==> flow/design.v (excerpt) <==
module CS(clk, reset, X, Y);
	input clk, reset; 
	input [7:0] X;
	output [9:0] Y;
	reg [9:0] X1,X2, X3, X4, X5, X6, X7, X8, X9;
	wire[9:0] avg_w;
	reg [9:0] avg;
	reg [9:0] appr;
	wire[9:0] Y_keep_w;
	reg [9:0] Y;
	reg [12:0] avg_dividend;
	reg [12:0] Y_dividend;
	reg [12:0] total_num;
	reg [9:0] least;
	wire [12:0] avg_dis = 13'd9;
	wire [12:0] Y_dis = 13'd8;
	always @(negedge clk) begin
		if(reset) begin
			X1 <= 0; X2 <= 0; X3 <= 0; X4 <= 0; X5 <= 0; X6 <= 0; X7 <= 0; X8 <= 0; X9 <= 0;
			avg_dividend <= 0;
			total_num <= 0;
		end  
		else begin 
			if (total_num < 9)
				total_num <= total_num + 1;
			X1 <= X2;
			X2 <= X3;
			X3 <= X4;
			X4 <= X5;
			X5 <= X6;
			X6 <= X7;
			X7 <= X8;
			X8 <= X9;
			X9 <= X;
			avg_dividend <= X2+X3+X4+X5+X6+X7+X8+X9+X; 	
		end  
	end  
	calc c1(avg_dividend, avg_dis, avg_w);
	always @(*) begin
		avg = avg_w;
		appr = X1;
		least = 1000;
		if( (avg >= X1) && (avg - X1) < least) begin
			appr = X1;
			least = avg - X1;
		end
		if(avg >= X2 && (avg - X2) < least) begin
			appr = X2;
			least = avg - X2;
		end
		if(avg >= X3 && (avg - X3) < least) begin
			appr = X3;
			least = avg - X3;
		end
		if(avg >= X4 && (avg - X4) < least) begin
			appr = X4;
			least = avg - X4;
		end
		if(avg >= X5 && (avg - X5) < least) begin
			appr = X5;
			least = avg - X5;
		end
		if(avg >= X6 && (avg - X6) < least) begin
			appr = X6;
			least = avg - X6;
		end
		if(avg >= X7 && (avg - X7) < least) begin
			appr = X7;
			least = avg - X7;
		end
		if(avg >= X8 && (avg - X8) < least) begin
			appr = X8;
			least = avg - X8;
		end
		if(avg >= X9 && (avg - X9) < least) begin
			appr = X9;
			least = avg - X9;
		end
		Y_dividend = avg_dividend + avg_dis*appr;
	end  
	calc c2(Y_dividend, Y_dis, Y_keep_w);	
	always @(posedge clk) begin
		if (total_num >= 9)
			Y <= Y_keep_w;
	end 
endmodule
For scale: roughly 2000 cells after synthesis.
clock: 70.0 ns
lec_check: 0
cap_margin: 20
core_margin: 2
core_utilization: 40
slew_margin: 20
run.sh (not shown) runs the stock make flow with config.mk's settings and CLKGATE_MAP_FILE=.
The starting point produced a clean layout.
Then changed:
- ABC_AREA: default -> 0
- CORE_ASPECT_RATIO: default -> 0.5
- CORE_MARGIN: 2 -> 5
- CORE_UTILIZATION: 40 -> 59
- CTS_CLUSTER_SIZE: default -> 98
- TNS_END_PERCENT: default -> 15
The new run produced a clean layout.
Worst setup slack loses 0.50 ns.
Via count grows by 4.7%.
Utilization grows by 22 points.
Then changed:
- ABC_AREA: 0 -> 1
- CORE_ASPECT_RATIO: 0.5 -> default
- CORE_MARGIN: 5 -> 3
- CORE_UTILIZATION: 59 -> 40
- CTS_CLUSTER_SIZE: 98 -> 35
- GPL_ROUTABILITY_DRIVEN: default -> 0
- GPL_TIMING_DRIVEN: default -> 0
- HOLD_SLACK_MARGIN: default -> 0.26
- MAX_ROUTING_LAYER: default -> met4
- MIN_ROUTING_LAYER: default -> met1
- SLEW_MARGIN: 20 -> 5
- TNS_END_PERCENT: 15 -> 85
After rerunning:
- worst setup slack improved by 1.6 ns
- die size climbs by a quarter to a third

========
Starting RTL as in the previous note.
Settings: LEC_CHECK=0, CAP_MARGIN=20, CELL_PAD_IN_SITES_GLOBAL_PLACEMENT=0, CORE_MARGIN=2, CORE_UTILIZATION=72, CTS_CLUSTER_DIAMETER=359, CTS_CLUSTER_SIZE=66, GPL_ROUTABILITY_DRIVEN=0, HOLD_SLACK_MARGIN=-0.09, MAX_ROUTING_LAYER=met4, PLACE_DENSITY_LB_ADDON=0.04, SETUP_SLACK_MARGIN=5.0, SLEW_MARGIN=20, TNS_END_PERCENT=60; clock period 63.8 ns.
The starting point did not get past global routing (5_1_grt) on GRT-0232.
==> next run, changes <==
Settings changed: ABC_AREA from default to 1, CORE_ASPECT_RATIO from default to 0.5, CORE_MARGIN 2 to 5, CORE_UTILIZATION 72 to 35, CTS_CLUSTER_DIAMETER 359 to 157, CTS_CLUSTER_SIZE 66 to 98, HOLD_SLACK_MARGIN -0.09 to default, PLACE_DENSITY_LB_ADDON 0.04 to 0.12, SETUP_SLACK_MARGIN 5.0 to -1.89, TNS_END_PERCENT 60 to 5.
After rerunning: Now the flow completed with no timing, DRC or antenna violations; die size climbs by about 110%; synthesized area came out lower by 2.2%; synthesized cell count came out higher by 17%.
==> next run, changes <==
Settings changed: ABC_AREA 1 to default, CORE_ASPECT_RATIO 0.5 to default, CORE_MARGIN 5 to 2, CORE_UTILIZATION 35 to 72, CTS_CLUSTER_DIAMETER 157 to default, CTS_CLUSTER_SIZE 98 to 81, PLACE_DENSITY_LB_ADDON 0.12 to 0.04, SETUP_SLACK_MARGIN -1.89 to -2.0, TNS_END_PERCENT 5 to 60.
Result: The changed run completed, yet does not pass: setup timing; routed wire length went up by 9.4%; final cell count came out lower by 18%; non-clock buffer count rises by 118.

========
v41:
The RTL this note starts from:
==> flow/design.v <==
module CS(clk, reset, X, Y);
	input clk, reset; 
	input [7:0] X;
	output [9:0] Y;
	reg [9:0] X1,X2, X3, X4, X5, X6, X7, X8, X9;
	wire[9:0] avg_w;
	reg [9:0] avg;
	reg [9:0] appr;
	wire[9:0] Y_keep_w;
	reg [9:0] Y;
	reg [12:0] avg_dividend;
	reg [12:0] Y_dividend;
	reg [12:0] total_num;
	reg [9:0] least;
	wire [12:0] avg_dis = 13'd9;
	wire [12:0] Y_dis = 13'd8;
	always @(negedge clk) begin
		if(reset) begin
			X1 <= 0; X2 <= 0; X3 <= 0; X4 <= 0; X5 <= 0; X6 <= 0; X7 <= 0; X8 <= 0; X9 <= 0;
			avg_dividend <= 0;
			total_num <= 0;
		end  
		else begin 
			if (total_num < 9)
				total_num <= total_num + 1;
			X1 <= X2;
			X2 <= X3;
			X3 <= X4;
			X4 <= X5;
			X5 <= X6;
			X6 <= X7;
			X7 <= X8;
			X8 <= X9;
			X9 <= X;
			avg_dividend <= X2+X3+X4+X5+X6+X7+X8+X9+X; 	
		end  
	end  
	calc c1(avg_dividend, avg_dis, avg_w);
	always @(*) begin
		avg = avg_w;
		appr = X1;
		least = 1000;
		if( (avg >= X1) && (avg - X1) < least) begin
			appr = X1;
			least = avg - X1;
		end
		if(avg >= X2 && (avg - X2) < least) begin
			appr = X2;
			least = avg - X2;
		end
		if(avg >= X3 && (avg - X3) < least) begin
			appr = X3;
			least = avg - X3;
		end
		if(avg >= X4 && (avg - X4) < least) begin
			appr = X4;
			least = avg - X4;
		end
		if(avg >= X5 && (avg - X5) < least) begin
			appr = X5;
			least = avg - X5;
		end
		if(avg >= X6 && (avg - X6) < least) begin
			appr = X6;
			least = avg - X6;
		end
		if(avg >= X7 && (avg - X7) < least) begin
			appr = X7;
			least = avg - X7;
		end
		if(avg >= X8 && (avg - X8) < least) begin
			appr = X8;
			least = avg - X8;
		end
		if(avg >= X9 && (avg - X9) < least) begin
			appr = X9;
			least = avg - X9;
		end
		Y_dividend = avg_dividend + avg_dis*appr;
	end  
	calc c2(Y_dividend, Y_dis, Y_keep_w);	
	always @(posedge clk) begin
		if (total_num >= 9)
			Y <= Y_keep_w;
	end 
endmodule
module  calc
    #(parameter width=13)   
	(dividend, divisor, merchant);
	input [width-1:0]       dividend;   
	input [width-1:0]       divisor;   
	output [width-1:0]      merchant;   
	reg [width-1:0]     	temp_dividend;  
	reg [width-1:0]      	temp_divisor;  
	reg [2*width-1:0]    	temp_did;
	reg [2*width-1:0]   	temp_dis;
	reg [width-1:0]      	merchant;   
	reg [width-1:0]      	remainder;   
	integer 		i;
    always @(*) begin
		temp_dividend = dividend;
		temp_divisor = divisor;	
	end
    always @(*) begin
		temp_did = {{width{1'b0}}, temp_dividend};
		temp_dis = {temp_divisor, {width{1'b0}}};
		for(i = 0; i < width; i = i +1) begin
			temp_did = temp_did << 1;
			if(temp_did >= temp_dis) 
				temp_did = temp_did - temp_dis + 1'b1;
			else 
				temp_did = temp_did;
		end  
		merchant = temp_did[width-1:0];
		remainder = temp_did[width*2-1: width];
	end  
endmodule
make LEC_CHECK=0 CAP_MARGIN=20 CELL_PAD_IN_SITES_DETAIL_PLACEMENT=2 CELL_PAD_IN_SITES_GLOBAL_PLACEMENT=2 CORE_MARGIN=2 CORE_UTILIZATION=71 CTS_CLUSTER_DIAMETER=127 CTS_CLUSTER_SIZE=43 GPL_ROUTABILITY_DRIVEN=0 GPL_TIMING_DRIVEN=0 MAX_ROUTING_LAYER=met4 PLACE_DENSITY_LB_ADDON=0.21 SETUP_SLACK_MARGIN=5.0 SLEW_MARGIN=20 TNS_END_PERCENT=60 finish   # period 63.8 ns
v41 terminated abnormally: global placement without I/O (3_1_place_gp_skip_io) reported FLW-0024.
diff inputs: v41 => v58
- clearing CTS_CLUSTER_DIAMETER, which used to be 127
- clearing GPL_TIMING_DRIVEN, which used to be 0
- swapping 71 for 70 in CORE_UTILIZATION
- putting PLACE_DENSITY at 0.35 where nothing was set
- swapping 2 for 0 in CELL_PAD_IN_SITES_GLOBAL_PLACEMENT
- swapping 43 for 66 in CTS_CLUSTER_SIZE
- putting HOLD_SLACK_MARGIN at -0.08 where nothing was set
- clearing PLACE_DENSITY_LB_ADDON, which used to be 0.21
- clearing CELL_PAD_IN_SITES_DETAIL_PLACEMENT, which used to be 2
Notes after the runs:
Comparing v41 against v58, there is no change at all in multiplexer share of the synthesized area. Tool error ODB-0269 stopped v58 during global routing (5_1_grt); no final results. Yosys stat chip area: v41 vs v58 identical. Async set-or-reset flop fraction in the synthesized netlist: v41 vs v58 identical. From v41 to v58, total standard cell area after synthesis did not move at all. Going from v41 to v58, die size up 1.4%, width of the die up about 0.7%, total core area up about 2.5%, placement row count up about 1.9%. Against v41, v58 reports a vertical die size that is higher. Floorplan-stage core utilization, v41 and v58, lower one = v58.
The following lists how v45 was set up differently from v58:
- a change of CORE_UTILIZATION from 70 to 71
- a deleted HOLD_SLACK_MARGIN that had been -0.08
- an added PLACE_DENSITY_LB_ADDON of 0.21
- a change of CORE_MARGIN from 2 to 5
- an added CELL_PAD_IN_SITES_DETAIL_PLACEMENT of 2
- an added CTS_CLUSTER_DIAMETER of 127
- a deleted PLACE_DENSITY that had been 0.35
- a change of CELL_PAD_IN_SITES_GLOBAL_PLACEMENT from 0 to 2
Results
- Of the runs v58 and v45, none of them finished clean.
- [compare] base=v58 new=v45: die boundary height now larger, area inside the core boundary now smaller, die boundary width now larger.
- v58 fits on a die that is smaller than the die of v45.
Input changes introduced in v49 (baseline for comparison: v45):
- changing PLACE_DENSITY_LB_ADDON from 0.21 to 0.04
- removing CTS_CLUSTER_DIAMETER (formerly 127)
- changing CELL_PAD_IN_SITES_GLOBAL_PLACEMENT from 2 to 0
- removing CELL_PAD_IN_SITES_DETAIL_PLACEMENT (formerly 2)
- changing SETUP_SLACK_MARGIN from 5.0 to 1.97
- changing CORE_UTILIZATION from 71 to 72
- setting HOLD_SLACK_MARGIN to -0.08 for the first time
- changing CORE_MARGIN from 5 to 2
- v49: GRT-0232 in global routing (5_1_grt) -> run aborted
- Comparing v49 against v45, there is no change at all in total of flip-flops plus latches after synthesis.
- Between v49 and v45, the difference in synthesized instance count is negligible.
- Die outline width: v49 and v45 compared, higher one is v45
- Mean post-synth cell area came out exactly the same in v49 and v45.
- ~same synthesized cell area in v49 and v45
- Min floorplan die height across v49 and v45: v49
- Of v49 and v45, it is v49 that has the higher share of the core filled by cells before placement.
- Diff v45 -> v49 | core area | down slightly
- Measured against v49, the chip area of v45 comes out at 1.09 times the reference value.
diff inputs: v49 => v10
- HOLD_SLACK_MARGIN removed (was -0.08)
- CTS_CLUSTER_DIAMETER newly set to 157
- TNS_END_PERCENT changed from 60 to 5
- CTS_CLUSTER_SIZE changed from 66 to 98
- CORE_MARGIN changed from 2 to 5
- CORE_ASPECT_RATIO newly set to 0.5
- CORE_UTILIZATION changed from 72 to 41
- SETUP_SLACK_MARGIN changed from 1.97 to -1.89
- ABC_AREA newly set to 1
### Flow results
The area of the core reported for v10 is greater than that of v49 by 0.016 mm2. Diff v49..v10 | TritonCTS buffer count | unchanged. Number of buffers inserted by post-CTS setup repair (lower): v10. Number of cells in the yosys synthesis report | v10 above v49. Reported for v49 and v10, quantity of hold-fixing buffers added after cts turned out identical to the last digit. Between v10 and v49, it is v10 whose area after synthesis is lower, by 2.2%. In the flow results for v49 and v10, the pre-CTS setup slack is larger on v10. The flow did not stop early for v10: all stages ran, and the layout cleared the timing, design-rule and antenna checks.
